--- run.sh ---
#!/bin/bash
# the make line also repeats each setting of config.mk as NAME=value (left out here)
make -C /OpenROAD-flow-scripts/flow DESIGN_CONFIG=/design/flow/config.mk WORK_HOME=/design/flow/orfs CLKGATE_MAP_FILE= finish
--- config.mk ---
export PLATFORM = sky130hd
export DESIGN_NAME = main
export DESIGN_NICKNAME = main
export VERILOG_FILES = /design/flow/design.v
export SDC_FILE = /design/flow/constraint.sdc
export NUM_CORES = 4
export LEC_CHECK = 0
export CAP_MARGIN = 40
export CORE_MARGIN = 2
export CORE_UTILIZATION = 72
export CTS_CLUSTER_DIAMETER = 378
export CTS_CLUSTER_SIZE = 23
export PLACE_DENSITY = 0.65
export SETUP_SLACK_MARGIN = -0.37
export SLEW_MARGIN = 20
--- constraint.sdc ---
create_clock -name core_clock -period 3.65 [get_ports {clk}]
set_input_delay 0.7300 -clock core_clock [delete_from_list [all_inputs] [get_ports {clk}]]
set_output_delay 0.7300 -clock core_clock [all_outputs]
set_load 0.01 [all_outputs]
--- design.v ---
module main(clk, rst, mem_rdata, mem_addr, mem_wdata, mem_we);
	input clk, rst;
	input [15:0] mem_rdata;       
	output [7:0] mem_addr;
	output [7:0] mem_wdata;
	output mem_we;
	wire PCWrite, IRWrite, S, AdrSrc, MemWrite, RegSrc1, ExtenderShift, RegWrite;
	wire [1:0] RegSrc0, ALUSrcA, ALUSrcB, ResultSrc, ImmSrc;
	wire [3:0] ALUControl;
	wire [3:0] FLAGS;
	wire [15:0] Instr;
	wire [2:0] IMM_VAL_7;
	wire [7:0] IMM_VAL_1;
	assign ImmSrc = Instr[15:14];
	assign IMM_VAL_7 = 7;
	assign IMM_VAL_1 = 1;
	assign mem_we = MemWrite;
	controller CTRL(
		.clk(clk),
		.rst(rst),
		.FLAGS(FLAGS),
		.Instr(Instr),
		.PCWrite(PCWrite),
		.IRWrite(IRWrite),
		.S(S),
		.AdrSrc(AdrSrc),
		.MemWrite(MemWrite),
		.RegSrc1(RegSrc1),
		.ExtenderShift(ExtenderShift),
		.RegWrite(RegWrite),
		.RegSrc0(RegSrc0),
		.ALUSrcA(ALUSrcA),
		.ALUSrcB(ALUSrcB),
		.ResultSrc(ResultSrc),
		.ALUControl(ALUControl)
	);
	datapath DUT(
		AdrSrc,
		PCWrite,
		MemWrite,
		IRWrite,
		RegSrc1,
		ExtenderShift,
		RegWrite,
		clk,
		rst,
		S,
		ALUControl,
		ALUSrcA,
		ALUSrcB,
		IMM_VAL_1,
		IMM_VAL_7,
		ImmSrc,
		RegSrc0,
		ResultSrc,
		mem_rdata,
		FLAGS,
		Instr,
		mem_addr,
		mem_wdata
	);
endmodule
module controller(clk, rst, FLAGS, Instr, PCWrite, IRWrite, S, AdrSrc, MemWrite, RegSrc1, ExtenderShift, RegWrite, RegSrc0, ALUSrcA, ALUSrcB, ResultSrc, ALUControl);
	input clk, rst;
	input [3:0] FLAGS;
	input [15:0] Instr;
	reg [4:0] current_state, next_state;
	output reg PCWrite, IRWrite, S, AdrSrc, MemWrite, RegSrc1, ExtenderShift, RegWrite;
	output reg [1:0] RegSrc0, ALUSrcA, ALUSrcB, ResultSrc;
	output reg [3:0] ALUControl;
	wire [1:0] OP, CMD_00, B_type, B_flag;
	wire [2:0] CMD_01;
	wire logic_op;
	assign OP = Instr[15:14];
	assign CMD_00 = Instr[13:12];  
	assign CMD_01 = Instr[13:11];  
	assign B_type = Instr[13:12];
	assign B_flag = Instr[11:10];
	assign logic_op = (CMD_01 == 3'b000 | CMD_01 == 3'b001 | CMD_01 == 3'b010);
	parameter Fetch = 0;
	parameter Decode = 1;
	parameter MemAdr = 2;
	parameter MemRead = 3;
	parameter MemWB = 4;
	parameter MemW = 5;
	parameter ExecuteR = 6;
	parameter ExecuteI = 7;
	parameter ALUWB = 8;
	parameter Branch = 9;
	parameter BL = 10;
	parameter BI_MemAdr = 11;
	parameter BI_MemRead = 12;
	parameter BI_WritePC = 13;
	parameter BranchWithCondition = 14;
	always @(posedge clk)
	begin: STATE_MEMORY
		if (rst)
			current_state <= Fetch;
		else
			current_state <= next_state;
	end
	always @(*)
	begin: REGSRC_LOGIC
		RegSrc0 = 0;
		RegSrc1 = 0;
		ExtenderShift = 0;
		case (OP)
			2'b00: begin  
				if (Instr[11] == 1) begin
					RegSrc0 = 2;  
					ExtenderShift = 1;
				end
			end
			2'b01: begin  
				if (!logic_op) begin  
					RegSrc0 = 2;  
					ExtenderShift = 1;
				end
			end
			2'b10: begin  
				RegSrc1 = 1;  
			end
			2'b11: begin  
				RegSrc1 = 1;  
			end
		endcase
	end
	always @(*)
	begin: WRITE_CONTROLLER
		IRWrite = 0;
		PCWrite = 0;
		MemWrite = 0;
		RegWrite = 0;
		S = 0;
		case (current_state)
			Fetch: begin
				IRWrite = 1;
				PCWrite = 1;
			end
			Decode: begin
				PCWrite = 1;
				if (OP == 2'b11 && B_type == 2'b01)  
					RegWrite = 1;
			end
			ExecuteR: S = 1;
			ExecuteI: S = 1;
			ALUWB: RegWrite = 1;
			MemW: MemWrite = 1;
			MemWB: RegWrite = 1;
			Branch: PCWrite = 1;
			BL: PCWrite = 1;
			BI_WritePC: PCWrite = 1;
			BranchWithCondition: begin
				case (B_flag)
					2'b00: PCWrite = (FLAGS[2] == 1);  
					2'b01: PCWrite = (FLAGS[2] == 0);  
					2'b10: PCWrite = (FLAGS[1] == 1);  
					2'b11: PCWrite = (FLAGS[1] == 0);  
				endcase
			end
			default: ;
		endcase
	end
	always @(*)
	begin: OUTPUT_LOGIC
		AdrSrc = 0;
		ALUSrcA = 2'b01;
		ALUSrcB = 2'b10;
		ALUControl = 4'b0000;
		ResultSrc = 2'b10;
		case (current_state)
			Fetch: ;  
			Decode: ;  
			ExecuteR: begin 
				ALUSrcA = 0;  
				ALUSrcB = 2'b00;  
				if (OP == 2'b00) begin  
					if (CMD_00 == 2'b01)
						ALUControl = 4'b0001;  
					if (CMD_00 == 2'b10)
						ALUControl = 4'b0001;  
				end
				if (OP == 2'b01) begin  
					if (CMD_01 == 3'b000)  
						ALUControl = 4'b0100;
					if (CMD_01 == 3'b001)  
						ALUControl = 4'b0101;
					if (CMD_01 == 3'b010)  
						ALUControl = 4'b0110;
				end
			end
			ExecuteI: begin
				ALUSrcB = 2'b01;  
				ALUSrcA = 0;  
				if (OP == 2'b00) begin 
					if (CMD_00 == 2'b11)  
						ALUSrcA = 2'b10;  
					if (CMD_00 == 2'b01)
						ALUControl = 4'b0001;  
					if (CMD_00 == 2'b10)
						ALUControl = 4'b0001;  
				end
				if (OP == 2'b01) begin  
					if (CMD_01 == 3'b011)  
						ALUControl = 4'b1000;
					if (CMD_01 == 3'b100)  
						ALUControl = 4'b1001;
					if (CMD_01 == 3'b101)  
						ALUControl = 4'b1010;
					if (CMD_01 == 3'b110)  
						ALUControl = 4'b1011;
					if (CMD_01 == 3'b111)  
						ALUControl = 4'b1100;
				end
			end	
			ALUWB: ResultSrc = 2'b00;
			MemAdr: begin
				if (Instr[12] == 0)  
					ALUSrcA = 2'b00;	 
				else  
					ALUSrcA = 2'b10;	 
				ALUSrcB = 2'b01;
			end
			MemRead: begin
				ResultSrc = 2'b00;
				AdrSrc = 1;
			end
			MemW: begin
				ResultSrc = 2'b00;
				AdrSrc = 1;
			end
			MemWB: ResultSrc = 2'b01;
			Branch, BL, BI_MemAdr, BranchWithCondition: begin
				ALUSrcA = 2'b10;  
				ALUSrcB = 2'b01;  
			end
			BI_MemRead: begin
				ResultSrc = 2'b00;
				AdrSrc = 1;
			end
			BI_WritePC: ResultSrc = 2'b01;
			default: ;
		endcase
	end
	always @(*)
	begin: NEXT_STATE_LOGIC
		next_state = Fetch;
		case (current_state)
			Fetch: next_state = Decode;
			Decode: begin
				case (OP)
					2'b00: next_state = Instr[11] ? ExecuteI : ExecuteR;  
					2'b01: next_state = logic_op ? ExecuteR : ExecuteI;   
					2'b10: next_state = MemAdr;                           
					2'b11: begin  
						case (B_type)
							2'b00: next_state = Branch;
							2'b01: next_state = BL;
							2'b10: next_state = BI_MemAdr;
							2'b11: next_state = BranchWithCondition;
						endcase
					end
				endcase
			end
			ExecuteR, ExecuteI: begin
				if (OP == 2'b00 && CMD_00 == 2'b10)  
					next_state = Fetch;
				else
					next_state = ALUWB;
			end
			MemAdr: next_state = Instr[13] ? MemRead : MemW;
			MemRead: next_state = MemWB;
			BI_MemAdr: next_state = BI_MemRead;
			BI_MemRead: next_state = BI_WritePC;
			default: next_state = Fetch;
		endcase
	end
endmodule
module datapath(
	AdrSrc,
	PcWrite,
	MemWrite,
	IRWrite,
	RegSrc1,
	ExtenderShift,
	RegWrite,
	clk,
	rst,
	S,
	ALUControl,
	ALUSrcA,
	ALUSrcB,
	IMM_VAL_1,
	IMM_VAL_7,
	ImmSrc,
	RegSrc0,
	ResultSrc,
	M,
	FLAGS,
	Instr,
	MemAddr,
	WrittenData
);
input wire	AdrSrc;
input wire	PcWrite;
input wire	MemWrite;
input wire	IRWrite;
input wire	RegSrc1;
input wire	ExtenderShift;
input wire	RegWrite;
input wire	clk;
input wire	rst;
input wire	S;
input wire	[3:0] ALUControl;
input wire	[1:0] ALUSrcA;
input wire	[1:0] ALUSrcB;
input wire	[7:0] IMM_VAL_1;
input wire	[2:0] IMM_VAL_7;
input wire	[1:0] ImmSrc;
input wire	[1:0] RegSrc0;
input wire	[1:0] ResultSrc;
input wire	[15:0] M;
output wire	[3:0] FLAGS;
output wire	[15:0] Instr;
output wire	[7:0] MemAddr;
output wire	[7:0] WrittenData;
wire	[3:0] F;
wire	[3:3] FL;
wire	[15:0] Instr_ALTERA_SYNTHESIZED;
wire	[7:0] SYNTHESIZED_WIRE_0;
wire	[7:0] SYNTHESIZED_WIRE_1;
wire	[7:0] SYNTHESIZED_WIRE_27;
wire	[7:0] SYNTHESIZED_WIRE_3;
wire	[7:0] SYNTHESIZED_WIRE_4;
wire	[7:0] SYNTHESIZED_WIRE_28;
wire	[7:0] SYNTHESIZED_WIRE_29;
wire	[2:0] SYNTHESIZED_WIRE_8;
wire	[2:0] SYNTHESIZED_WIRE_9;
wire	[7:0] SYNTHESIZED_WIRE_12;
wire	[7:0] SYNTHESIZED_WIRE_30;
wire	[7:0] SYNTHESIZED_WIRE_31;
wire	[7:0] SYNTHESIZED_WIRE_16;
wire	[7:0] SYNTHESIZED_WIRE_32;
wire	[7:0] SYNTHESIZED_WIRE_18;
wire	[7:0] SYNTHESIZED_WIRE_22;
wire	[0:7] SYNTHESIZED_WIRE_24;
wire	[0:7] SYNTHESIZED_WIRE_25;
wire	[0:2] SYNTHESIZED_WIRE_26;
assign	WrittenData = SYNTHESIZED_WIRE_32;
assign	SYNTHESIZED_WIRE_24 = 0;
assign	SYNTHESIZED_WIRE_25 = 0;
assign	SYNTHESIZED_WIRE_26 = 0;
alu_with_shifter #(.W(8))	b2v_inst(
	.A(SYNTHESIZED_WIRE_0),
	.B(SYNTHESIZED_WIRE_1),
	.control(ALUControl),
	.N(F[3]),
	.Z(F[2]),
	.CO(F[1]),
	.OVF(F[0]),
	.out(SYNTHESIZED_WIRE_28));
mux_2x1 #(.W(3))	b2v_inst10(
	.sel(RegSrc1),
	.in0(Instr_ALTERA_SYNTHESIZED[2:0]),
	.in1(Instr_ALTERA_SYNTHESIZED[10:8]),
	.out(SYNTHESIZED_WIRE_9));
reg_w_rst_en #(.W(8))	b2v_inst12(
	.clk(clk),
	.rst(rst),
	.en(PcWrite),
	.inp(SYNTHESIZED_WIRE_27),
	.out(SYNTHESIZED_WIRE_29));
reg_w_rst_en #(.W(4))	b2v_inst13(
	.clk(clk),
	.rst(rst),
	.en(S),
	.inp(F),
	.out(FLAGS));
reg_w_res #(.W(8))	b2v_inst14(
	.clk(clk),
	.rst(rst),
	.inp(SYNTHESIZED_WIRE_3),
	.out(SYNTHESIZED_WIRE_22));
reg_w_res #(.W(8))	b2v_inst15(
	.clk(clk),
	.rst(rst),
	.inp(SYNTHESIZED_WIRE_4),
	.out(SYNTHESIZED_WIRE_32));
reg_w_res #(.W(8))	b2v_inst16(
	.clk(clk),
	.rst(rst),
	.inp(SYNTHESIZED_WIRE_28),
	.out(SYNTHESIZED_WIRE_12));
reg_w_res #(.W(8))	b2v_inst18(
	.clk(clk),
	.rst(rst),
	.inp(M[7:0]),
	.out(SYNTHESIZED_WIRE_30));
mux_2x1 #(.W(8))	b2v_inst19(
	.sel(AdrSrc),
	.in0(SYNTHESIZED_WIRE_29),
	.in1(SYNTHESIZED_WIRE_27),
	.out(SYNTHESIZED_WIRE_16));
reg_file_8	b2v_inst2(
	.clk(clk),
	.rst(rst),
	.WE3(RegWrite),
	.A1(SYNTHESIZED_WIRE_8),
	.A2(SYNTHESIZED_WIRE_9),
	.A3(Instr_ALTERA_SYNTHESIZED[10:8]),
	.R7_in(SYNTHESIZED_WIRE_27),
	.WD3(SYNTHESIZED_WIRE_27),
	.RD1(SYNTHESIZED_WIRE_3),
	.RD2(SYNTHESIZED_WIRE_4));
reg_w_rst_en #(.W(16))	b2v_inst20(
	.clk(clk),
	.rst(rst),
	.en(IRWrite),
	.inp(M),
	.out(Instr_ALTERA_SYNTHESIZED));
mux_4x1 #(.W(8))	b2v_inst22(
	.in0(SYNTHESIZED_WIRE_12),
	.in1(SYNTHESIZED_WIRE_30),
	.in2(SYNTHESIZED_WIRE_28),
	.in3(SYNTHESIZED_WIRE_31),
	.sel(ResultSrc),
	.out(SYNTHESIZED_WIRE_27));
assign	MemAddr = SYNTHESIZED_WIRE_16;
extend	b2v_inst4(
	.ImmSrc(ImmSrc),
	.inp(Instr_ALTERA_SYNTHESIZED[11:0]),
	.out(SYNTHESIZED_WIRE_18));
left_shifter	b2v_inst5(
	.en(ExtenderShift),
	.inp(SYNTHESIZED_WIRE_18),
	.rot(Instr_ALTERA_SYNTHESIZED[7:5]),
	.out(SYNTHESIZED_WIRE_31));
mux_4x1 #(.W(8))	b2v_inst7(
	.in0(SYNTHESIZED_WIRE_32),
	.in1(SYNTHESIZED_WIRE_31),
	.in2(IMM_VAL_1),
	.in3(SYNTHESIZED_WIRE_30),
	.sel(ALUSrcB),
	.out(SYNTHESIZED_WIRE_1));
mux_4x1 #(.W(8))	b2v_inst8(
	.in0(SYNTHESIZED_WIRE_22),
	.in1(SYNTHESIZED_WIRE_29),
	.in2(SYNTHESIZED_WIRE_24),
	.in3(SYNTHESIZED_WIRE_25),
	.sel(ALUSrcA),
	.out(SYNTHESIZED_WIRE_0));
mux_4x1 #(.W(3))	b2v_inst9(
	.in0(Instr_ALTERA_SYNTHESIZED[7:5]),
	.in1(IMM_VAL_7),
	.in2(Instr_ALTERA_SYNTHESIZED[10:8]),
	.in3(SYNTHESIZED_WIRE_26),
	.sel(RegSrc0),
	.out(SYNTHESIZED_WIRE_8));
assign	Instr = Instr_ALTERA_SYNTHESIZED;
endmodule
module dec_3x8(inp, out);
	input [2:0] inp;
	output [7:0] out;
	assign out[7] = (inp[2]) & (inp[1]) & (inp[0]);
	assign out[6] = (inp[2]) & (inp[1]) & (~inp[0]);
	assign out[5] = (inp[2]) & (~inp[1]) & (inp[0]);
	assign out[4] = (inp[2]) & (~inp[1]) & (~inp[0]);
	assign out[3] = (~inp[2]) & (inp[1]) & (inp[0]);
	assign out[2] = (~inp[2]) & (inp[1]) & (~inp[0]);
	assign out[1] = (~inp[2]) & (~inp[1]) & (inp[0]);
	assign out[0] = (~inp[2]) & (~inp[1]) & (~inp[0]);
endmodule
module mux_2x1 #(parameter W=8)(in0, in1, sel, out);
	input [W-1:0] in0, in1;
	input sel;
	output reg [W-1:0] out;
	always @(in0, in1, sel)
		case(sel)
			1'b0: out = in0;
			1'b1: out = in1;
		endcase
endmodule
module mux_4x1 #(parameter W=8)(in0, in1, in2, in3, sel, out);
	input [W-1:0] in0, in1, in2, in3;
	input [1:0] sel;
	output reg [W-1:0] out;
	always @(in0, in1, in2, in3, sel)
		case(sel)
			2'b00: out = in0;
			2'b01: out = in1;
			2'b10: out = in2;
			2'b11: out = in3;
		endcase
endmodule
module mux_8x1 #(parameter W=8)(in0, in1, in2, in3, in4, in5, in6, in7, sel, out);
	input [W-1:0] in0, in1, in2, in3, in4, in5, in6, in7;
	input [2:0] sel;
	wire [W-1:0] middle_out0, middle_out1;
	output [W-1:0] out;
	mux_4x1 #(W) mux1 (in0, in1, in2, in3, sel[1:0], middle_out0);
	mux_4x1 #(W) mux2 (in4, in5, in6, in7, sel[1:0], middle_out1);
	mux_2x1 #(W) mux3 (middle_out0, middle_out1, sel[2], out);
endmodule
module reg_w_res #(parameter W=8) (clk, rst, inp, out);
	input clk, rst;
	input [W-1:0] inp;
	output reg [W-1:0] out;
	always @(posedge clk)
	begin
		if (rst) begin
			out <= 0;
		end else begin
			out <= inp;
		end
	end
endmodule
module reg_w_rst_en #(parameter W=8) (clk, rst, en, inp, out);
	input clk, rst, en;
	input [W-1:0] inp;
	output reg [W-1:0] out;
	always @(posedge clk)
	begin
		if (rst) begin
			out <= 0;
		end else if (en) begin
			out <= inp;
		end
	end
endmodule
module bit_8_reg_w_rst_en #(parameter D=0) (clk, rst, en, inp, out);
	input clk, rst, en;
	input [7:0] inp;
	output reg [7:0] out;
	always @(posedge clk)
	begin
		if (rst) begin
			out <= D;
		end else if (en) begin
			out <= inp;
		end
	end
endmodule
module reg_file_8(clk, rst, A1, A2, A3, WD3, R7_in, RD1, RD2, WE3);
	input clk, rst, WE3;
	input[2:0] A1, A2, A3;
	input[7:0] WD3, R7_in;
	output [7:0] RD1, RD2;
	wire [7:0] R_OUT[7:0];
	wire [7:0] DEC_WR_OUT, WRITE_SELECT;
	dec_3x8 dec_write_en(.inp(A3), .out(DEC_WR_OUT));
	assign WRITE_SELECT[0] = DEC_WR_OUT[0] & WE3;
	assign WRITE_SELECT[1] = DEC_WR_OUT[1] & WE3;
	assign WRITE_SELECT[2] = DEC_WR_OUT[2] & WE3;
	assign WRITE_SELECT[3] = DEC_WR_OUT[3] & WE3;
	assign WRITE_SELECT[4] = DEC_WR_OUT[4] & WE3;
	assign WRITE_SELECT[5] = DEC_WR_OUT[5] & WE3;
	assign WRITE_SELECT[6] = DEC_WR_OUT[6] & WE3;
	assign WRITE_SELECT[7] = DEC_WR_OUT[7] & WE3;
	bit_8_reg_w_rst_en #(0) R0(.clk(clk), .rst(rst), .en(WRITE_SELECT[0]), .inp(WD3), .out(R_OUT[0]));
	bit_8_reg_w_rst_en #(1) R1(.clk(clk), .rst(rst), .en(WRITE_SELECT[1]), .inp(WD3), .out(R_OUT[1]));
	bit_8_reg_w_rst_en #(2) R2(.clk(clk), .rst(rst), .en(WRITE_SELECT[2]), .inp(WD3), .out(R_OUT[2]));
	bit_8_reg_w_rst_en #(3) R3(.clk(clk), .rst(rst), .en(WRITE_SELECT[3]), .inp(WD3), .out(R_OUT[3]));
	bit_8_reg_w_rst_en #(4) R4(.clk(clk), .rst(rst), .en(WRITE_SELECT[4]), .inp(WD3), .out(R_OUT[4]));
	bit_8_reg_w_rst_en #(5) R5(.clk(clk), .rst(rst), .en(WRITE_SELECT[5]), .inp(WD3), .out(R_OUT[5]));
	bit_8_reg_w_rst_en #(6) R6(.clk(clk), .rst(rst), .en(WRITE_SELECT[6]), .inp(WD3), .out(R_OUT[6]));
	bit_8_reg_w_rst_en #(0) R7(.clk(clk), .rst(rst), .en(WRITE_SELECT[7]), .inp(R7_in), .out(R_OUT[7]));
	mux_8x1 #(8) mux_A1(R_OUT[0], R_OUT[1], R_OUT[2], R_OUT[3],
								 R_OUT[4], R_OUT[5], R_OUT[6], R_OUT[7],
								 A1, RD1);
	mux_8x1 #(8) mux_A2(R_OUT[0], R_OUT[1], R_OUT[2], R_OUT[3],
								 R_OUT[4], R_OUT[5], R_OUT[6], R_OUT[7],
								 A2, RD2);
endmodule
module extend(inp, out, ImmSrc);
	input [11:0] inp;
	input [1:0] ImmSrc;
	output reg [7:0] out;
	always @(inp, ImmSrc)
	begin
		case (ImmSrc)
			2'b10: out = {2'b0, inp[11], inp[4:0]};  
			2'b11: out = {2'b0, inp[5:0]};           
			default: out = {3'b0, inp[4:0]};         
		endcase
	end
endmodule
module left_shifter(inp, rot, en, out);
	input [7:0] inp;
	input [2:0] rot;
	input en;
	output reg [7:0] out;
	always @(*)
	begin
	if (en)
	begin
		out = inp << rot;
	end
	else
		out = inp;
	end
endmodule
module alu_with_shifter #(parameter W=8)(A, B, out, control, N, Z, CO, OVF);
	input [W-1:0] A, B;
	input [3:0] control;
	output reg N,Z,CO,OVF;
	output reg [W-1:0] out;
	reg [2*W-1:0] A_A;
	always @(*)
	begin
		CO = 0;
		OVF = 0;
		out = 0;
		A_A = 0;
		case(control)
		4'b0000:	begin  
					{CO, out} = A + B;
					OVF = (A[W-1] ~^ B[W-1]) & (A[W-1] ^ out[W-1]);
					end
		4'b0001:	begin  
					{CO, out} = A - B;
					OVF = (A[W-1] ^ out[W-1]) & (A[W-1] ^ B[W-1]);
					end
		4'b0010:	begin  
					{CO, out} = B - A;
					OVF = (B[W-1] ^ out[W-1]) & (A[W-1] ^ B[W-1]);
					end
		4'b0011:	out = A & (~B);
		4'b0100:	out = A & B;   
		4'b0101:	out = A | B;   
		4'b0110:	out = A ^ B;   
		4'b0111:	out = A ~^ B;
		4'b1000: begin  
					A_A = {A,A};
					A_A = A_A << B;
					out = A_A[2*W-1:W];
					end
		4'b1001: begin  
					A_A = {A,A};
					A_A = A_A >> B;
					out = A_A[W-1:0];
					end
		4'b1010: out = A << B;    
		4'b1011: out = A >> B;    
		4'b1100: out = A >>> B;   
		default: out = 0;
		endcase
		N = out[W-1];
		Z = (out == 0);
	end
endmodule
==> impl_metrics.json, run 1 <==
{
  "avgSynthCellArea_um2": 7.88,
  "common_cells": "145 x nand2_1, 137 x dfxtp_1, 105 x nor2_1",
  "synth_nets": 1248,
  "dp_hpwl_um": 28100,
  "die_x_um": 118,
  "synthAdderAreaFrac": 0.0530,
  "std_cell_rows": 41,
  "async_flop_share": 0,
  "synth_seq_share": 0.292,
  "syn_inst": 1192,
  "top_area_cell": "dfxtp_1",
  "xor_area_frac": 0.00559,
  "yosys-stat-cells": 1192,
  "mux_share": 0.0714,
  "top_cell": "nand2_1",
  "portBuffers": 34,
  "initCoreUtil": 0.742,
  "top_level_ports": 35,
  "ys_chip_area_um2": 9400,
  "stop_stage": "4_1_cts",
  "core_area_um2": 12700,
  "synth-edff-count": 0,
  "ys_warn_count": 20,
  "tool.error": "[ERROR DPL-0038] Utilization greater than 100%, impossible to legalize",
  "netlist_logic_family_top": "AND-OR/OR-AND gates",
  "top_cell_area_share": 0.292,
  "synth_area_um2": 9400,
  "aoi_share": 0.279,
  "fp.dieH_um": 118,
  "ff_type": "dfxtp_1",
  "simple_gate_share": 0.239,
  "dieArea_um2": 14000,
  "dpl-instance-area_um2": 11500,
  "place.gp.congestion": 1.20,
  "area_leaders": "dfxtp_1 29%, nand2_1 5.8%, ha_1 4.7%",
  "yosysUniqueCellTypes": 94,
  "status": "aborted with a tool error",
  "ys_seq_elements": 137
}
==> per-stage QoR <==
stage	utilization	setup TNS [ns]	setup WS (ns)	instances	hold slack [ns]
2_1_floorplan	-	-8.58	-0.830	1192	0.431
3_3_place_gp	0.910	-27.67	-1.23	1561	0.459
3_5_place_dp	0.910	-38.07	-1.35	1562	0.467
==> run 2: changes to the inputs <==
Settings changed: ABC_AREA from default to 1, CAP_MARGIN 40 to 30, CELL_PAD_IN_SITES_DETAIL_PLACEMENT from default to 2, CORE_ASPECT_RATIO from default to 1.21, CORE_MARGIN 2 to 4, CORE_UTILIZATION 72 to 40, CTS_CLUSTER_DIAMETER 378 to 255, CTS_CLUSTER_SIZE 23 to 27, GPL_ROUTABILITY_DRIVEN from default to 0, GPL_TIMING_DRIVEN from default to 0, HOLD_SLACK_MARGIN from default to 0.28, PLACE_DENSITY 0.65 to default, SETUP_SLACK_MARGIN -0.37 to 1.48, SLEW_MARGIN 20 to 0.
Clock period 3.65 ns to 5.5 ns, I/O delays scaled along.
==> impl_metrics.json, run 2 <==
{
  "dieArea_um2": 25700,
  "aoi_share": 0.180,
  "die_x_um": 146,
  "status": "aborted with a tool error",
  "top_level_ports": 35,
  "core_area_um2": 22900,
  "ys_warn_count": 20,
  "avgSynthCellArea_um2": 6.23,
  "simple_gate_share": 0.356,
  "ys_chip_area_um2": 9270,
  "syn_inst": 1488,
  "synth_area_um2": 9270,
  "top_cell_area_share": 0.296,
  "ys_seq_elements": 137,
  "top_area_cell": "dfxtp_1",
  "dp_hpwl_um": 40200,
  "stop_stage": "4_1_cts",
  "portBuffers": 33,
  "area_leaders": "dfxtp_1 30%, nand2_1 15%, inv_1 8.7%",
  "synth-edff-count": 0,
  "xor_area_frac": 0.00567,
  "std_cell_rows": 61,
  "ff_type": "dfxtp_1",
  "synthAdderAreaFrac": 0.0421,
  "netlist_logic_family_top": "simple AND/OR/NAND/NOR gates",
  "common_cells": "367 x nand2_1, 216 x inv_1, 155 x nor2_1",
  "initCoreUtil": 0.405,
  "mux_share": 0,
  "synth_nets": 1536,
  "top_cell": "nand2_1",
  "fp.dieH_um": 175,
  "synth_seq_share": 0.296,
  "yosysUniqueCellTypes": 53,
  "async_flop_share": 0,
  "tool.error": "[ERROR DPL-0033] detailed placement checks failed during check placement.",
  "yosys-stat-cells": 1488
}
==> run 2: through the flow <==
step           cell area (um2)  worst slack (ns)  std cells
3_5_place_dp             10100            -0.609       1804
3_3_place_gp             10100            -0.312       1804
2_1_floorplan             9390              1.08       1488
==> run 3: changes to the inputs <==
Settings changed: ABC_AREA 1 to default, CAP_MARGIN 30 to 5, CELL_PAD_IN_SITES_DETAIL_PLACEMENT 2 to default, CORE_ASPECT_RATIO 1.21 to default, CORE_MARGIN 4 to 2, CORE_UTILIZATION 40 to 72, CTS_CLUSTER_DIAMETER 255 to default, CTS_CLUSTER_SIZE 27 to 57, GPL_ROUTABILITY_DRIVEN 0 to default, GPL_TIMING_DRIVEN 0 to default, HOLD_SLACK_MARGIN 0.28 to default, MAX_ROUTING_LAYER from default to met4, PLACE_DENSITY from default to 0.65, SETUP_SLACK_MARGIN 1.48 to 0.49, SLEW_MARGIN 0 to 20.
Clock period 5.5 ns to 3.78 ns, I/O delays scaled along.
==> impl_metrics.json, run 3 <==
{
  "synth-edff-count": 0,
  "fp.dieH_um": 118,
  "status": "aborted with a tool error",
  "portBuffers": 34,
  "top_cell_area_share": 0.292,
  "die_x_um": 118,
  "yosysUniqueCellTypes": 94,
  "place.gp.congestion": 1.23,
  "ys_chip_area_um2": 9400,
  "syn_inst": 1192,
  "aoi_share": 0.279,
  "xor_area_frac": 0.00559,
  "ys_seq_elements": 137,
  "stop_stage": "4_1_cts",
  "tool.error": "[ERROR DPL-0038] Utilization greater than 100%, impossible to legalize",
  "initCoreUtil": 0.742,
  "ys_warn_count": 20,
  "async_flop_share": 0,
  "synth_nets": 1248,
  "ff_type": "dfxtp_1",
  "top_level_ports": 35,
  "std_cell_rows": 41,
  "dpl_worst_slack_ns": -1.16,
  "dp_cells": 1552,
  "core_area_um2": 12700,
  "mux_share": 0.0714,
  "dp_hpwl_um": 27600,
  "dieArea_um2": 14000,
  "netlist_logic_family_top": "AND-OR/OR-AND gates",
  "dpl-instance-area_um2": 11500,
  "yosys-stat-cells": 1192,
  "avgSynthCellArea_um2": 7.88,
  "top_area_cell": "dfxtp_1",
  "top_cell": "nand2_1",
  "synth_seq_share": 0.292,
  "synth_area_um2": 9400,
  "common_cells": "145 x nand2_1, 137 x dfxtp_1, 105 x nor2_1",
  "area_leaders": "dfxtp_1 29%, nand2_1 5.8%, ha_1 4.7%",
  "simple_gate_share": 0.239,
  "synthAdderAreaFrac": 0.0530
}
==> run 4: changes to the inputs <==
Settings changed: ABC_AREA from default to 1, CAP_MARGIN 5 to 0, CORE_UTILIZATION 72 to 68, CTS_CLUSTER_DIAMETER from default to 380, CTS_CLUSTER_SIZE 57 to 15, MAX_ROUTING_LAYER met4 to default, PLACE_DENSITY 0.65 to default, SETUP_SLACK_MARGIN 0.49 to -0.27.
Clock period 3.78 ns to 4.38 ns, I/O delays scaled along.
==> impl_metrics.json, run 4 <==
{
  "status": "complete, but fails checks",
  "std_cell_rows": 42,
  "initCoreUtil": 0.697,
  "crit_path_end_kind": "primary output",
  "cts_tree": "done",
  "aoi_share": 0.180,
  "p_seq_frac": 0.323,
  "dp_cells": 1783,
  "cpPeakStageDelay_ns": 0.47,
  "async_flop_share": 0,
  "p_total_mw": 4.27,
  "fillers": 742,
  "top_cell": "nand2_1",
  "crit_arrival_ns": 4.01,
  "path_delay_family": "simple AND/OR/NAND/NOR gates",
  "crit_type": "register to primary output",
  "pg_clk_mw": 1.44,
  "avgSynthCellArea_um2": 6.23,
  "drc": 0,
  "warnings": 53,
  "top_area_cell": "dfxtp_1",
  "clock_latency_ns": 0.45,
  "setup_slack_ns": -0.506,
  "synthAdderAreaFrac": 0.0421,
  "p_int_mw": 2.60,
  "clockBufferDepth": 2,
  "path_cells": "buf_4 -> nor2_4 -> nand4_2 -> buf_4 -> o21ai_2 -> ha_4 -> inv_1 -> a21oi_2 -> o21a_1 -> or2_2 -> nand2_1 -> o2111ai_2 -> nor3_2 -> nand3_2 -> nand2_2 -> nand3_2 -> nand2_1 -> o21ai_1 -> buf_2",
  "finalHoldViolCount": 0,
  "final_cells": 1831,
  "hold_ws_ns": 0.475,
  "common_cells": "367 x nand2_1, 216 x inv_1, 155 x nor2_1",
  "dpl-instance-area_um2": 10600,
  "swShare": 0.390,
  "die_x_um": 121,
  "drt-initial-drc-count": 2120,
  "synth-edff-count": 0,
  "reg2reg_to": "DUT.b2v_inst13.out[2]$_SDFFE_PP0P_",
  "total_leakage_power_nw": 5.63,
  "max_freq_mhz": 205,
  "avgRoutedWirePerCell_um": 21.2,
  "clkSlewWorstSetupHoldPaths_ns": 0.07,
  "crit_slowest_cell": "o21ai_2",
  "ys_warn_count": 20,
  "area_leaders": "dfxtp_1 30%, nand2_1 15%, inv_1 8.7%",
  "pg_comb_mw": 1.45,
  "hp-class": "register to register",
  "hold_path_end": "DUT.b2v_inst2.R4.out[2]$_SDFFE_PP1P_",
  "finalClockSkew_ns": 0.0151,
  "fp.dieH_um": 121,
  "fin_crit_sh": 1.12,
  "setup_viol": 8,
  "hp-start": "DUT.b2v_inst2.R4.out[2]$_SDFFE_PP1P_",
  "ys_seq_elements": 137,
  "drv_slew": 0,
  "top_cell_area_share": 0.296,
  "worstPathMaxFanout": 7,
  "grt-ovfl-total": 0,
  "top_power_group": "combinational cells",
  "cp.depth": 19,
  "ys_chip_area_um2": 9270,
  "maxCapViolations": 0,
  "cp-start-kind": "register",
  "grt_max_degree": 106,
  "worstSetupEndpoint": "mem_addr[6]",
  "portBuffers": 34,
  "syn_inst": 1488,
  "dp_hpwl_um": 24800,
  "design_area_um2": 11500,
  "tightest_slew_ns": 1.17,
  "dieArea_um2": 14600,
  "clkPwrFrac": 0.336,
  "max_slew_margin": 0.217,
  "hold_depth": 2,
  "top_level_ports": 35,
  "rr_worst_depth": 24,
  "simple_gate_share": 0.356,
  "nets": 1689,
  "path_buffers": 4,
  "dpl_worst_slack_ns": -0.492,
  "synth_area_um2": 9270,
  "p_per_area_nw_per_um2": 371,
  "drtPass1Iterations": 20,
  "area_growth_pct": 24.1,
  "synth_seq_share": 0.296,
  "combPwrFrac": 0.340,
  "yosys-stat-cells": 1488,
  "mux_share": 0,
  "tns_ns": -2.93,
  "power.switching_mw": 1.66,
  "track_usage": 0.504,
  "powerSeq_mw": 1.38,
  "ff_type": "dfxtp_1",
  "r2r_slack_ns": 0.48,
  "violatedChecks": "negative setup slack",
  "grt_pass1_vias": 11347,
  "crit_start": "CTRL.current_state[14]$_DFF_P_",
  "numClockSinks": 137,
  "xor_area_frac": 0.00567,
  "core_area_um2": 13300,
  "place.gp.congestion": 1.10,
  "required_ns": 3.50,
  "synth_nets": 1536,
  "cts_max_level": 4,
  "wirelength_um": 38800,
  "vias_per_cell": 6.54,
  "antenna_found_initial": 1,
  "rsz0062_at_grt": "true",
  "fin_util": 0.866,
  "timing.rr.start": "CTRL.current_state[14]$_DFF_P_",
  "numCtsBuffers": 17,
  "peakVddDrop_mv": 0.323,
  "fin_crit_ns": 4.89,
  "grt_pass1_wl_um": 57100,
  "yosysUniqueCellTypes": 53,
  "vias": 11973,
  "cts-root-buf": "clkbuf_16",
  "netlist_logic_family_top": "simple AND/OR/NAND/NOR gates",
  "antenna_left": 0
}
## run 4: metal layers
| layer | GRT usage | share of wire | vias to the layer above |
|---|---|---|---|
| li1 | - | - | 5114 |
| met1 | 0.547 | 0.32 | 5227 |
| met2 | 0.819 | 0.44 | 1179 |
| met3 | 0.148 | 0.13 | 453 |
| met4 | 0.398 | 0.11 | 0 |
| met5 | 0 | 0 | - |
## run 4: area by class of cell
class	instances	area, um2	area share
antenna	1	2.50	0.000217
multi-input combinational	1068	5630	0.489
clock inverter	14	134	0.0116
sequential	137	2760	0.240
clock buffer	18	439	0.0382
timing repair buffer	183	1440	0.125
inverter	234	881	0.0765
tap	176	220	0.0191
## run 4: timing repair
item	4_1_cts	5_1_grt
gates resized	47	62
endpoints found under the hold margin	0	0
hold buffers	0	0
pin swaps	11	34
endpoints found under the setup margin	8	8
setup buffers	3	13
==> run 5: changes to the inputs <==
Settings changed: CAP_MARGIN 0 to 20, CORE_UTILIZATION 68 to 72, CTS_CLUSTER_DIAMETER 380 to default, CTS_CLUSTER_SIZE 15 to default, PLACE_DENSITY from default to 0.38, SETUP_SLACK_MARGIN -0.27 to 0.12.
Clock period 4.38 ns to 3.97 ns, I/O delays scaled along.
==> impl_metrics.json, run 5 <==
{
  "status": "aborted with a tool error",
  "stop_stage": "5_1_grt",
  "tool.error": "[ERROR GRT-0116] Global routing finished with congestion. Check the congestion regions in the DRC Viewer.",
  "grt-ovfl-total": 584,
  "ff_type": "dfxtp_1",
  "track_usage": 0.923,
  "dp_hpwl_um": 25100,
  "synthAdderAreaFrac": 0.0421,
  "yosys-stat-cells": 1488,
  "place.gp.congestion": 1.10,
  "cts-root-buf": "clkbuf_16",
  "async_flop_share": 0,
  "area_leaders": "dfxtp_1 30%, nand2_1 15%, inv_1 8.7%",
  "ys_seq_elements": 137,
  "ys_chip_area_um2": 9270,
  "top_cell_area_share": 0.296,
  "numClockSinks": 137,
  "xor_area_frac": 0.00567,
  "top_level_ports": 35,
  "dp_cells": 1821,
  "yosysUniqueCellTypes": 53,
  "synth-edff-count": 0,
  "syn_inst": 1488,
  "common_cells": "367 x nand2_1, 216 x inv_1, 155 x nor2_1",
  "core_area_um2": 12600,
  "std_cell_rows": 41,
  "portBuffers": 34,
  "ys_warn_count": 20,
  "die_x_um": 117,
  "top_cell": "nand2_1",
  "simple_gate_share": 0.356,
  "top_area_cell": "dfxtp_1",
  "avgSynthCellArea_um2": 6.23,
  "clockBufferDepth": 2,
  "mux_share": 0,
  "cts_hold_buffers": 0,
  "cts_max_level": 4,
  "synth_nets": 1536,
  "dieArea_um2": 13800,
  "synth_area_um2": 9270,
  "numCtsBuffers": 17,
  "initCoreUtil": 0.735,
  "fp.dieH_um": 117,
  "dpl-instance-area_um2": 11000,
  "aoi_share": 0.180,
  "netlist_logic_family_top": "simple AND/OR/NAND/NOR gates",
  "synth_seq_share": 0.296
}
run 5: through the flow:
step / hold slack [ns] / worst slack [ns] / TNS, ns / utilization
after floorplan: 0.403 / -0.147 / -0.147 / -
after global placement: 0.409 / -0.577 / -2.48 / 0.870
after detailed placement: 0.424 / -0.676 / -3.53 / 0.870
after CTS: 0.452 / -0.698 / -4.98 / 0.957
run 5: layer usage:
metal  track usage  GRT overflow
met1         0.888             4
met3         0.750             2
met2          1.11           378
met5         0.327             1
met4          1.02           199
run 5: repair_timing:
item | in CTS
pin swaps | 67
endpoints found under the setup margin | 24
buffers inserted | 34
gates resized | 130
cloned | 0
==> run 6: changes to the inputs <==
Settings changed: ABC_AREA 1 to default, CAP_MARGIN 20 to 0, CELL_PAD_IN_SITES_GLOBAL_PLACEMENT from default to 0, CORE_MARGIN 2 to 7, CORE_UTILIZATION 72 to 68, CTS_CLUSTER_DIAMETER from default to 54, CTS_CLUSTER_SIZE from default to 38, MAX_ROUTING_LAYER from default to met5, PLACE_DENSITY 0.38 to 0.65, SETUP_SLACK_MARGIN 0.12 to 0.82, TNS_END_PERCENT from default to 85.
Clock period 3.97 ns to 4.69 ns, I/O delays scaled along.
==> impl_metrics.json, run 6 <==
{
  "mux_share": 0.0714,
  "dpl_worst_slack_ns": -0.461,
  "track_usage": 0.899,
  "netlist_logic_family_top": "AND-OR/OR-AND gates",
  "numClockSinks": 137,
  "status": "aborted with a tool error",
  "ys_chip_area_um2": 9400,
  "common_cells": "145 x nand2_1, 137 x dfxtp_1, 105 x nor2_1",
  "top_cell_area_share": 0.292,
  "portBuffers": 34,
  "yosys-stat-cells": 1192,
  "fp.dieH_um": 132,
  "ff_type": "dfxtp_1",
  "stop_stage": "5_1_grt",
  "die_x_um": 132,
  "xor_area_frac": 0.00559,
  "std_cell_rows": 42,
  "simple_gate_share": 0.239,
  "numCtsBuffers": 17,
  "clockBufferDepth": 2,
  "top_cell": "nand2_1",
  "cts_hold_buffers": 0,
  "synth_nets": 1248,
  "yosysUniqueCellTypes": 94,
  "area_leaders": "dfxtp_1 29%, nand2_1 5.8%, ha_1 4.7%",
  "top_area_cell": "dfxtp_1",
  "cts_max_level": 4,
  "synthAdderAreaFrac": 0.0530,
  "tool.error": "[ERROR GRT-0232] Routing congestion too high. Check the congestion heatmap in the GUI.",
  "initCoreUtil": 0.704,
  "synth_seq_share": 0.292,
  "ys_warn_count": 20,
  "dp_hpwl_um": 24900,
  "cts-root-buf": "clkbuf_16",
  "async_flop_share": 0,
  "place.gp.congestion": 1.21,
  "avgSynthCellArea_um2": 7.88,
  "grt-ovfl-total": 1031,
  "top_level_ports": 35,
  "dieArea_um2": 17300,
  "ys_seq_elements": 137,
  "aoi_share": 0.279,
  "synth_area_um2": 9400,
  "core_area_um2": 13300,
  "synth-edff-count": 0,
  "syn_inst": 1192
}
==> run 6: what timing repair did <==
item                       CTS
setup buffers               30
cloned                       4
gates resized              106
pin swaps                   40
setup endpoints to repair   68
==> run 6: metrics by stage <==
stage / area (um2) / cells / TNS (ns)
CTS: 12200 / 1547 / -1.13
global placement: 10900 / 1481 / -0.929
detailed placement: 10900 / 1481 / -1.14
floorplan: 9510 / 1192 / 0
==> run 6: routing by layer <==
metal	GRT overflow	GRT usage
met4	319	1.05
met1	13	0.809
met3	8	0.725
met2	691	1.11
met5	0	0.420
==> run 7: changes to the inputs <==
Settings changed: ABC_AREA from default to 1, CAP_MARGIN 0 to 40, CELL_PAD_IN_SITES_GLOBAL_PLACEMENT 0 to default, CORE_MARGIN 7 to 8, CORE_UTILIZATION 68 to 40, CTS_CLUSTER_DIAMETER 54 to 335, CTS_CLUSTER_SIZE 38 to 10, GPL_ROUTABILITY_DRIVEN from default to 0, HOLD_SLACK_MARGIN from default to 0.28, MAX_ROUTING_LAYER met5 to default, PLACE_DENSITY 0.65 to default, SETUP_SLACK_MARGIN 0.82 to 1.48, TNS_END_PERCENT 85 to default.
Clock period 4.69 ns to 5.5 ns, I/O delays scaled along.
==> impl_metrics.json, run 7 <==
{
  "path_cells": "nor2_4 -> nand3_4 -> nor2_4 -> buf_4 -> buf_4 -> a22oi_2 -> buf_4 -> ha_4 -> buf_4 -> a21oi_2 -> nand2_2 -> a21oi_2 -> xor2_1 -> o21ai_0 -> nor2_1 -> o21a_1 -> nand2_2 -> o21ai_2 -> nand3_4 -> nand2_1 -> o21ai_2 -> buf_2",
  "met3_length_um": 2210,
  "common_cells": "367 x nand2_1, 216 x inv_1, 155 x nor2_1",
  "r2r_slack_ns": 1.90,
  "numClockSinks": 137,
  "synthAdderAreaFrac": 0.0421,
  "mux_share": 0,
  "path_buffers": 5,
  "worstSetupEndpoint": "mem_addr[5]",
  "cts_max_level": 4,
  "dp_hpwl_um": 25000,
  "fillers": 2280,
  "initCoreUtil": 0.408,
  "wl_met2_um": 15800,
  "yosys-stat-cells": 1488,
  "aoi_share": 0.180,
  "netlist_logic_family_top": "simple AND/OR/NAND/NOR gates",
  "vias_per_cell": 5.54,
  "top_layer": "met4",
  "track_usage": 0.236,
  "numCtsBuffers": 17,
  "p_int_mw": 2.03,
  "fin_crit_ns": 4.91,
  "status": "timing/DRC/antenna clean",
  "power.switching_mw": 1.20,
  "final-comb-area_um2": 5840,
  "dp_cells": 1789,
  "grt_max_degree": 58,
  "final_cells": 1876,
  "avgRoutedWirePerCell_um": 18.0,
  "crit_arrival_ns": 3.81,
  "grt_pass1_vias": 9729,
  "fp.dieH_um": 168,
  "avgSynthCellArea_um2": 6.23,
  "cp.depth": 22,
  "seq_area_um2": 2780,
  "total_leakage_power_nw": 5.35,
  "antenna_found_initial": 0,
  "path_delay_family": "simple AND/OR/NAND/NOR gates",
  "ys_warn_count": 20,
  "maxCapViolations": 0,
  "async_flop_share": 0,
  "clkPwrFrac": 0.330,
  "swShare": 0.373,
  "max_slew_margin": 0.450,
  "hp-class": "register to register",
  "cp-start-kind": "register",
  "cts_hold_buffers": 0,
  "warnings": 48,
  "grt_pass1_wl_um": 53300,
  "std_cell_rows": 55,
  "rr_worst_depth": 24,
  "max_freq_mhz": 204,
  "tightest_slew_ns": 0.824,
  "clkSlewWorstSetupHoldPaths_ns": 0.07,
  "dieArea_um2": 28300,
  "clock_latency_ns": 0.42,
  "antenna_left": 0,
  "core_area_um2": 22700,
  "portBuffers": 34,
  "hp-start": "CTRL.current_state[3]$_DFF_P_",
  "crit_path_end_kind": "primary output",
  "reg2reg_to": "DUT.b2v_inst13.out[2]$_SDFFE_PP0P_",
  "finalHoldViolCount": 0,
  "fin_crit_sh": 0.893,
  "combPwrFrac": 0.332,
  "crit_type": "register to primary output",
  "top_cell_area_share": 0.296,
  "finalClockSkew_ns": 0.0110,
  "ff_type": "dfxtp_1",
  "top_cell": "nand2_1",
  "crit_start": "CTRL.current_state[9]$_DFF_P_",
  "antennaDiodeCount": 0,
  "worstPathMaxFanout": 5,
  "drtPass1Iterations": 5,
  "synth_nets": 1536,
  "ys_chip_area_um2": 9270,
  "simple_gate_share": 0.356,
  "wirelength_um": 33800,
  "area_leaders": "dfxtp_1 30%, nand2_1 15%, inv_1 8.7%",
  "tns_ns": 0,
  "setup_viol": 0,
  "xor_area_frac": 0.00567,
  "hold_depth": 2,
  "top_power_group": "registers",
  "peakVddDrop_mv": 0.270,
  "pg_clk_mw": 1.07,
  "wl_met1_um": 14000,
  "powerSeq_mw": 1.09,
  "synth_seq_share": 0.296,
  "area_growth_pct": 23.3,
  "ys_seq_elements": 137,
  "clockBufferDepth": 2,
  "pg_comb_mw": 1.07,
  "cts-root-buf": "clkbuf_16",
  "p_seq_frac": 0.337,
  "p_per_area_nw_per_um2": 283,
  "drt-initial-drc-count": 1065,
  "synth-edff-count": 0,
  "cpPeakStageDelay_ns": 0.35,
  "crit_slowest_cell": "dfxtp_4",
  "die_x_um": 168,
  "required_ns": 4.40,
  "drv_slew": 0,
  "rsz0062_at_grt": "true",
  "grt-ovfl-total": 0,
  "cts_tree": "done",
  "syn_inst": 1488,
  "vias": 10385,
  "worst_path_most_repeated_cell": "buf_4",
  "yosysUniqueCellTypes": 53,
  "timing.rr.start": "CTRL.current_state[9]$_DFF_P_",
  "synth_area_um2": 9270,
  "nets": 1627,
  "drc": 0,
  "hold_path_end": "CTRL.current_state[11]$_DFF_P_",
  "top_level_ports": 35,
  "top_area_cell": "dfxtp_1"
}
==> run 7: metrics by stage <==
stage               power (mW)  utilization  area, um2  hold slack [ns]  setup WS (ns)
finish                    3.23        0.504      11400            0.424          0.591
global route              3.38        0.504      11400            0.440          0.476
CTS                       3.19        0.497      11300            0.420          0.699
detailed placement        2.01        0.443      10100            0.415          0.162
global placement          2.01        0.442      10000            0.417          0.269
floorplan                 1.70            -       9390            0.403           1.08
==> run 7: final cells by class <==
| class | count | area share |
|---|---|---|
| inverter | 234 | 0.0781 |
| sequential | 137 | 0.243 |
| tap | 285 | 0.0312 |
| clock buffer | 19 | 0.0387 |
| multi-input combinational | 1069 | 0.511 |
| clock inverter | 12 | 0.00832 |
| timing repair buffer | 120 | 0.0893 |
==> run 7: routing by layer <==
layer | vias up | track usage
met4 | 0 | 0.127
met3 | 113 | 0.0346
met1 | 4805 | 0.286
li1 | 4999 | -
met5 | - | 0
met2 | 468 | 0.397
==> run 7: repair_timing <==
| action | 4_1_cts | 5_1_grt |
|---|---|---|
| gates resized | 126 | 30 |
| setup buffers | 44 | 10 |
| setup endpoints to repair | 8 | 8 |
| pin swaps | 44 | 23 |
| gates cloned | 2 | 0 |
| endpoints found under the hold margin | 0 | 0 |
==> run 8: changes to the inputs <==
Settings changed: CAP_MARGIN 40 to 30, CORE_ASPECT_RATIO from default to 1.21, CORE_MARGIN 8 to 4, CTS_CLUSTER_DIAMETER 335 to 358, CTS_CLUSTER_SIZE 10 to 27, SLEW_MARGIN 20 to 0.
==> impl_metrics.json, run 8 <==
{
  "status": "timing/DRC/antenna clean",
  "pg_clk_mw": 1.15,
  "max_slew_margin": 0.301,
  "top_cell": "nand2_1",
  "crit_arrival_ns": 3.78,
  "cts-root-buf": "clkbuf_16",
  "grt_use_met2": 0.478,
  "drtPass1Iterations": 6,
  "clkPwrFrac": 0.346,
  "antennaDiodeCount": 0,
  "vias": 10450,
  "worst_path_most_repeated_cell": "nand2_2",
  "rsz0062_at_grt": "true",
  "required_ns": 4.40,
  "maxCapViolations": 0,
  "area_growth_pct": 26.5,
  "grt_pass1_wl_um": 54800,
  "cpPeakStageDelay_ns": 0.37,
  "antenna_left": 0,
  "mux_share": 0,
  "dp_hpwl_um": 25300,
  "hp-start": "CTRL.current_state[12]$_DFF_P_",
  "ff_type": "dfxtp_1",
  "dpl_worst_slack_ns": 0.122,
  "numCtsBuffers": 17,
  "total_leakage_power_nw": 5.51,
  "hold_ws_ns": 0.424,
  "powerSeq_mw": 1.09,
  "drc": 0,
  "nets": 1653,
  "crit_start": "DUT.b2v_inst20.out[15]$_SDFFE_PP0P_",
  "top_level_ports": 35,
  "ys_warn_count": 20,
  "synth_nets": 1536,
  "reg2reg_to": "DUT.b2v_inst13.out[2]$_SDFFE_PP0P_",
  "cts_max_level": 4,
  "common_cells": "367 x nand2_1, 216 x inv_1, 155 x nor2_1",
  "top_power_group": "clock",
  "top_area_cell": "dfxtp_1",
  "hold_depth": 2,
  "dieArea_um2": 25700,
  "ys_seq_elements": 137,
  "portBuffers": 34,
  "p_per_area_nw_per_um2": 284,
  "async_flop_share": 0,
  "grt-busiest-layer": "met2",
  "finalHoldViolCount": 0,
  "crit_type": "register to primary output",
  "r2r_slack_ns": 1.75,
  "finalClockSkew_ns": 0.0110,
  "power.switching_mw": 1.22,
  "yosysUniqueCellTypes": 53,
  "cts_tree": "done",
  "top_cell_area_share": 0.296,
  "worstPathMaxFanout": 5,
  "grt_pass1_vias": 10180,
  "swShare": 0.365,
  "drv_slew": 0,
  "design_area_um2": 11700,
  "fp.dieH_um": 175,
  "hp-class": "register to register",
  "wirelength_um": 35100,
  "tightest_slew_ns": 1.05,
  "avgRoutedWirePerCell_um": 18.5,
  "peakVddDrop_mv": 0.219,
  "avgSynthCellArea_um2": 6.23,
  "warnings": 48,
  "grt_max_degree": 61,
  "fin_crit_sh": 0.886,
  "path_buffers": 4,
  "cp.depth": 26,
  "tns_ns": 0,
  "netlist_logic_family_top": "simple AND/OR/NAND/NOR gates",
  "cts_hold_buffers": 0,
  "worstSetupEndpoint": "mem_addr[6]",
  "combPwrFrac": 0.327,
  "fin_crit_ns": 4.88,
  "synth-edff-count": 0,
  "timing.rr.start": "DUT.b2v_inst20.out[14]$_SDFFE_PP0P_",
  "area_leaders": "dfxtp_1 30%, nand2_1 15%, inv_1 8.7%",
  "ys_chip_area_um2": 9270,
  "xor_area_frac": 0.00567,
  "synth_area_um2": 9270,
  "p_total_mw": 3.34,
  "globalRouteMet3Util": 0.0410,
  "clockBufferDepth": 2,
  "numClockSinks": 137,
  "synthAdderAreaFrac": 0.0421,
  "max_freq_mhz": 205,
  "groute.layer.met1.usage": 0.303,
  "setup_slack_ns": 0.625,
  "yosys-stat-cells": 1488,
  "setup_viol": 0,
  "cp-start-kind": "register",
  "track_usage": 0.270,
  "path_delay_family": "simple AND/OR/NAND/NOR gates",
  "p_int_mw": 2.12,
  "die_x_um": 146,
  "core_area_um2": 22900,
  "dpl-instance-area_um2": 10100,
  "hold_path_end": "CTRL.current_state[2]$_DFF_P_",
  "crit_path_end_kind": "primary output",
  "clock_latency_ns": 0.43,
  "simple_gate_share": 0.356,
  "clkSlewWorstSetupHoldPaths_ns": 0.07,
  "std_cell_rows": 61,
  "initCoreUtil": 0.405,
  "synth_seq_share": 0.296,
  "antenna_found_initial": 0,
  "grt-ovfl-total": 0,
  "syn_inst": 1488,
  "rr_worst_depth": 29,
  "aoi_share": 0.180,
  "drt-initial-drc-count": 829,
  "vias_per_cell": 5.50,
  "crit_slowest_cell": "fa_2",
  "pg_comb_mw": 1.09,
  "p_seq_frac": 0.327
}
-- run 8: routing by layer --
metal	wire length, um	part of all wire
met5	0	0
met4	2280	0.065
met3	1750	0.050
met2	17400	0.49
met1	13700	0.39
-- run 8: repair_timing --
action                     4_1_cts  5_1_grt
gates resized                  158       30
cloned                           2        0
setup endpoints to repair       18        8
buffers inserted                61       15
pin swaps                       53       27
-- run 8: layout make-up --
type / count / area (um2)
Clock buffer: 17 / 425
Clock inverter: 15 / 168
Fill cell: 2316 / 11200
Inverter: 234 / 898
Multi-Input combinational cell: 1070 / 5910
Sequential cell: 137 / 2780
Tap cell: 283 / 354
Timing Repair Buffer: 145 / 1190
-- run 8: stage by stage --
step	utilization	instances
5_1_grt	0.512	1901
3_5_place_dp	0.440	1790
4_1_cts	0.504	1885
2_1_floorplan	-	1488
3_3_place_gp	0.440	1790
6_report	0.512	1901
==> run 9: changes to the inputs <==
Settings changed: ABC_AREA 1 to default, CAP_MARGIN 30 to 20, CELL_PAD_IN_SITES_DETAIL_PLACEMENT from default to 0, CELL_PAD_IN_SITES_GLOBAL_PLACEMENT from default to 3, CORE_ASPECT_RATIO 1.21 to 1.08, CORE_MARGIN 4 to 2, CORE_UTILIZATION 40 to 23, CTS_CLUSTER_DIAMETER 358 to default, CTS_CLUSTER_SIZE 27 to 28, GPL_TIMING_DRIVEN from default to 0, HOLD_SLACK_MARGIN 0.28 to default, MIN_ROUTING_LAYER from default to met2, SETUP_SLACK_MARGIN 1.48 to 1.01, SLEW_MARGIN 0 to 40.
==> impl_metrics.json, run 9 <==
{
  "path_cells": "or4_4 -> buf_12 -> nor2_8 -> buf_12 -> a211oi_2 -> or2_4 -> buf_8 -> ha_4 -> clkbuf_8 -> nand3_2 -> and2_4 -> mux2i_2 -> xnor2_1 -> a222oi_1 -> o41ai_2 -> a21oi_1 -> and3_4 -> o221a_4 -> buf_8 -> a21oi_4 -> buf_6",
  "cp-start-kind": "register",
  "drtPass1Iterations": 7,
  "antenna_left": 0,
  "area_growth_pct": 31.1,
  "fin_crit_sh": 1.10,
  "drt-initial-drc-count": 2381,
  "dp_cells": 1772,
  "yosysUniqueCellTypes": 94,
  "hp-start": "CTRL.current_state[3]$_DFF_P_",
  "common_cells": "145 x nand2_1, 137 x dfxtp_1, 105 x nor2_1",
  "simple_gate_share": 0.239,
  "reg2reg_to": "DUT.b2v_inst12.out[4]$_SDFFE_PP0P_",
  "path_buffers": 6,
  "finalClockSkew_ns": 0.0202,
  "area_leaders": "dfxtp_1 29%, nand2_1 5.8%, ha_1 4.7%",
  "ys_seq_elements": 137,
  "violatedChecks": "negative setup slack",
  "std_cell_rows": 76,
  "rsz0062_at_grt": "true",
  "p_int_mw": 2.12,
  "clock_latency_ns": 0.46,
  "p_seq_frac": 0.323,
  "maxCapViolations": 0,
  "ys_chip_area_um2": 9400,
  "required_ns": 4.40,
  "grt_pass1_vias": 15347,
  "numCtsBuffers": 17,
  "status": "complete, but fails checks",
  "worstPathMaxFanout": 8,
  "powerSeq_mw": 1.09,
  "crit_arrival_ns": 4.96,
  "fin_util": 0.307,
  "warnings": 56,
  "mux_share": 0.0714,
  "worstSetupEndpoint": "mem_addr[4]",
  "cts-root-buf": "clkbuf_16",
  "synth_area_um2": 9400,
  "grt_max_degree": 17,
  "clockBufferDepth": 2,
  "swShare": 0.371,
  "syn_inst": 1192,
  "peakVddDrop_mv": 0.204,
  "grt_pass1_wl_um": 71200,
  "crit_path_end_kind": "primary output",
  "cts_max_level": 4,
  "synth-edff-count": 0,
  "dpl_worst_slack_ns": -1.15,
  "track_usage": 0.350,
  "clkPwrFrac": 0.349,
  "final_cells": 1863,
  "dieArea_um2": 42500,
  "antennaDiodeCount": 0,
  "portBuffers": 33,
  "cts_tree": "done",
  "wirelength_um": 50700,
  "nets": 1362,
  "max_freq_mhz": 165,
  "synth_seq_share": 0.292,
  "die_x_um": 198,
  "setup_viol": 4,
  "grt-ovfl-total": 0,
  "top_power_group": "clock",
  "initCoreUtil": 0.234,
  "numClockSinks": 137,
  "tightest_slew_ns": 0.880,
  "dp_hpwl_um": 36900,
  "avgSynthCellArea_um2": 7.88,
  "synthAdderAreaFrac": 0.0530,
  "r2r_slack_ns": 0.76,
  "hold_path_end": "CTRL.current_state[11]$_DFF_P_",
  "rr_worst_depth": 21,
  "drv_slew": 0,
  "vias": 14016,
  "xor_area_frac": 0.00559,
  "ff_type": "dfxtp_1",
  "top_level_ports": 35,
  "fin_crit_ns": 6.06,
  "setup_slack_ns": -0.556,
  "pg_clk_mw": 1.18,
  "clkSlewWorstSetupHoldPaths_ns": 0.07,
  "p_per_area_nw_per_um2": 273,
  "timing.rr.start": "CTRL.current_state[7]$_DFF_P_",
  "async_flop_share": 0,
  "synth_nets": 1248,
  "ys_warn_count": 20,
  "combPwrFrac": 0.328,
  "crit_start": "CTRL.current_state[7]$_DFF_P_",
  "top_cell_area_share": 0.292,
  "total_leakage_power_nw": 4.51,
  "top_cell": "nand2_1",
  "crit_slowest_cell": "a222oi_1",
  "yosys-stat-cells": 1192,
  "cpPeakStageDelay_ns": 0.60,
  "hold_ws_ns": 0.463,
  "hp-class": "register to register",
  "antenna_found_initial": 0,
  "max_slew_margin": 0.408,
  "crit_type": "register to primary output",
  "power.switching_mw": 1.25,
  "cp.depth": 21,
  "aoi_share": 0.279,
  "fp.dieH_um": 214,
  "pg_comb_mw": 1.10,
  "vias_per_cell": 7.52,
  "finalHoldViolCount": 0,
  "avgRoutedWirePerCell_um": 27.2,
  "netlist_logic_family_top": "AND-OR/OR-AND gates",
  "drc": 0,
  "core_area_um2": 40100,
  "top_area_cell": "dfxtp_1",
  "path_delay_family": "simple AND/OR/NAND/NOR gates",
  "hold_depth": 1
}
-- run 9: area by class of cell --
cell class / instances / area [um2]
buffer: 93 / 639
clock buffer: 21 / 470
clock inverter: 9 / 91.3
fill: 4422 / 27800
inverter: 29 / 126
multi-input combinational: 933 / 6700
sequential: 137 / 2760
tap: 546 / 683
timing repair buffer: 95 / 862
-- run 9: routing by layer --
| layer | GRT usage | wire, um | vias to the layer above |
|---|---|---|---|
| met5 | 0.0752 | 231 | - |
| met4 | 0.0754 | 4230 | 13 |
| met3 | 0.457 | 20500 | 440 |
| met2 | 0.427 | 25800 | 4308 |
| met1 | - | 0 | 4640 |
| li1 | - | - | 4615 |
-- run 9: through the flow --
stage	power, mW	TNS, ns	area (um2)
floorplan	1.62	0	9490
global placement	1.97	-9.97	10500
detailed placement	1.96	-4.53	10600
CTS	3.21	-1.34	11800
global route	3.48	-1.95	12300
finish	3.37	-1.51	12300
-- run 9: what timing repair did --
item | 4_1_cts | 5_1_grt
pin swaps | 30 | 42
setup endpoints to repair | 74 | 59
resized | 110 | 78
hold buffers | 0 | 0
buffers inserted | 33 | 25
gates cloned | 0 | 3
==> run 10: changes to the inputs <==
Settings changed: CAP_MARGIN 20 to 0, CELL_PAD_IN_SITES_DETAIL_PLACEMENT 0 to default, CELL_PAD_IN_SITES_GLOBAL_PLACEMENT 3 to 0, CORE_ASPECT_RATIO 1.08 to default, CORE_UTILIZATION 23 to 72, CTS_CLUSTER_DIAMETER from default to 93, CTS_CLUSTER_SIZE 28 to default, GPL_ROUTABILITY_DRIVEN 0 to default, GPL_TIMING_DRIVEN 0 to default, MAX_ROUTING_LAYER from default to met5, MIN_ROUTING_LAYER met2 to default, SETUP_SLACK_MARGIN 1.01 to -0.38, SLEW_MARGIN 40 to 20, TNS_END_PERCENT from default to 85.
Clock period 5.5 ns to 6.1 ns, I/O delays scaled along.
==> impl_metrics.json, run 10 <==
{
  "synthAdderAreaFrac": 0.0530,
  "dpl_worst_slack_ns": 0.290,
  "worstSetupEndpoint": "mem_addr[4]",
  "r2r_slack_ns": 1.19,
  "warnings": 57,
  "grt_max_degree": 68,
  "synth_seq_share": 0.292,
  "pg_clk_mw": 1.15,
  "antenna_left": 0,
  "numClockSinks": 137,
  "numCtsBuffers": 17,
  "hold_ws_ns": 0.485,
  "dpl-instance-area_um2": 9870,
  "cp.depth": 18,
  "design_area_um2": 10600,
  "avgSynthCellArea_um2": 7.88,
  "reg2reg_to": "DUT.b2v_inst2.R3.out[5]$_SDFFE_PP0P_",
  "netlist_logic_family_top": "AND-OR/OR-AND gates",
  "dieArea_um2": 14000,
  "top_power_group": "clock",
  "clkPwrFrac": 0.404,
  "p_int_mw": 1.88,
  "cts_hold_buffers": 0,
  "cpPeakStageDelay_ns": 0.65,
  "worst_path_most_repeated_cell": "a21oi_1",
  "dp_hpwl_um": 24200,
  "syn_inst": 1192,
  "synth_nets": 1248,
  "crit_type": "register to primary output",
  "path_delay_family": "simple AND/OR/NAND/NOR gates",
  "rr_worst_depth": 17,
  "clock_latency_ns": 0.45,
  "power.switching_uw": 975,
  "initCoreUtil": 0.742,
  "track_usage": 0.545,
  "hp-class": "register to register",
  "top_cell": "nand2_1",
  "status": "complete, but fails checks",
  "hold_depth": 1,
  "total_leakage_power_nw": 4.04,
  "met3_length_um": 6490,
  "setup_viol": 3,
  "worstPathMaxFanout": 12,
  "violatedChecks": "negative setup slack",
  "wirelength_um": 39700,
  "max_slew_margin": 0.200,
  "ys_warn_count": 20,
  "crit_arrival_ns": 5.07,
  "clkSlewWorstSetupHoldPaths_ns": 0.08,
  "p_seq_frac": 0.347,
  "required_ns": 4.88,
  "drtPass1Iterations": 15,
  "area_leaders": "dfxtp_1 29%, nand2_1 5.8%, ha_1 4.7%",
  "ys_seq_elements": 137,
  "fp.dieH_um": 118,
  "vias_per_cell": 8.20,
  "grt_pass1_vias": 10431,
  "drv_slew": 0,
  "clockBufferDepth": 2,
  "crit_start": "CTRL.current_state[7]$_DFF_P_",
  "antenna_found_initial": 1,
  "setup_slack_ns": -0.186,
  "tightest_slew_ns": 1.20,
  "simple_gate_share": 0.239,
  "finalHoldViolCount": 0,
  "synth-edff-count": 0,
  "yosys-stat-cells": 1192,
  "cp-start-kind": "register",
  "cts_max_level": 4,
  "common_cells": "145 x nand2_1, 137 x dfxtp_1, 105 x nor2_1",
  "top_cell_area_share": 0.292,
  "vias": 11364,
  "pg_comb_uw": 711,
  "drt-initial-drc-count": 2414,
  "combPwrFrac": 0.249,
  "path_buffers": 2,
  "die_x_um": 118,
  "powerSeq_uw": 989,
  "synth_area_um2": 9400,
  "hp-start": "CTRL.current_state[12]$_DFF_P_",
  "top_area_cell": "dfxtp_1",
  "swShare": 0.342,
  "path_cells": "or4_4 -> nor2_8 -> o21ai_2 -> nand2_2 -> ha_1 -> inv_1 -> fa_1 -> nand3_1 -> and2_1 -> mux2i_1 -> xnor2_1 -> a222oi_1 -> o41ai_2 -> a21oi_1 -> and3_4 -> o221a_1 -> a21oi_1 -> clkdlybuf4s50_1",
  "fin_crit_sh": 1.03,
  "drc": 0,
  "nets": 1257,
  "mux_share": 0.0714,
  "maxCapViolations": 0,
  "ff_type": "dfxtp_1",
  "core_area_um2": 12700,
  "finalClockSkew_ns": 0.0172,
  "cts-root-buf": "clkbuf_16",
  "crit_slowest_cell": "or4_4",
  "area_growth_pct": 12.6,
  "aoi_share": 0.279,
  "ys_chip_area_um2": 9400,
  "p_total_mw": 2.85,
  "grt_pass1_wl_um": 59500,
  "top_level_ports": 35,
  "place.gp.congestion": 1.08,
  "crit_path_end_kind": "primary output",
  "async_flop_share": 0,
  "timing.rr.start": "CTRL.current_state[7]$_DFF_P_",
  "peakVddDrop_mv": 0.348,
  "portBuffers": 34,
  "tns_ns": -0.333,
  "hold_path_end": "CTRL.current_state[2]$_DFF_P_",
  "grt-ovfl-total": 0,
  "fin_crit_ns": 6.29,
  "yosysUniqueCellTypes": 94,
  "p_per_area_nw_per_um2": 269,
  "cts_tree": "done",
  "xor_area_frac": 0.00559,
  "top_layer": "met5",
  "max_freq_mhz": 159,
  "wl_met1_um": 12300,
  "std_cell_rows": 41,
  "wl_met2_um": 16000,
  "antennaDiodeCount": 0,
  "avgRoutedWirePerCell_um": 28.7
}
==> run 10: per-stage QoR <==
| step | std cells | utilization |
|---|---|---|
| after global routing | 1386 | 0.835 |
| final | 1386 | 0.835 |
| after floorplan | 1192 | - |
| after detailed placement | 1352 | 0.779 |
| after CTS | 1384 | 0.828 |
| after global placement | 1352 | 0.779 |
==> run 10: per-layer routing <==
layer	up-vias	track usage
met2	1410	0.807
met5	-	0.0110
met4	2	0.442
met1	4956	0.629
li1	4445	-
met3	551	0.195
==> run 10: layout make-up <==
| type | instances | area (um2) |
|---|---|---|
| clock buffers | 22 | 484 |
| inverters | 29 | 111 |
| repair buffers | 82 | 698 |
| flip-flops and latches | 137 | 2750 |
| well taps | 172 | 215 |
| clock inverters | 10 | 140 |
| multi-input cells | 934 | 6190 |
| fillers | 693 | 2090 |
==> run 10: timing repair <==
item | in CTS | in global routing
gates resized | 0 | 12
buffers inserted | 0 | 1
setup endpoints to repair | 0 | 3
Power is estimated from default activity; no workload was simulated.
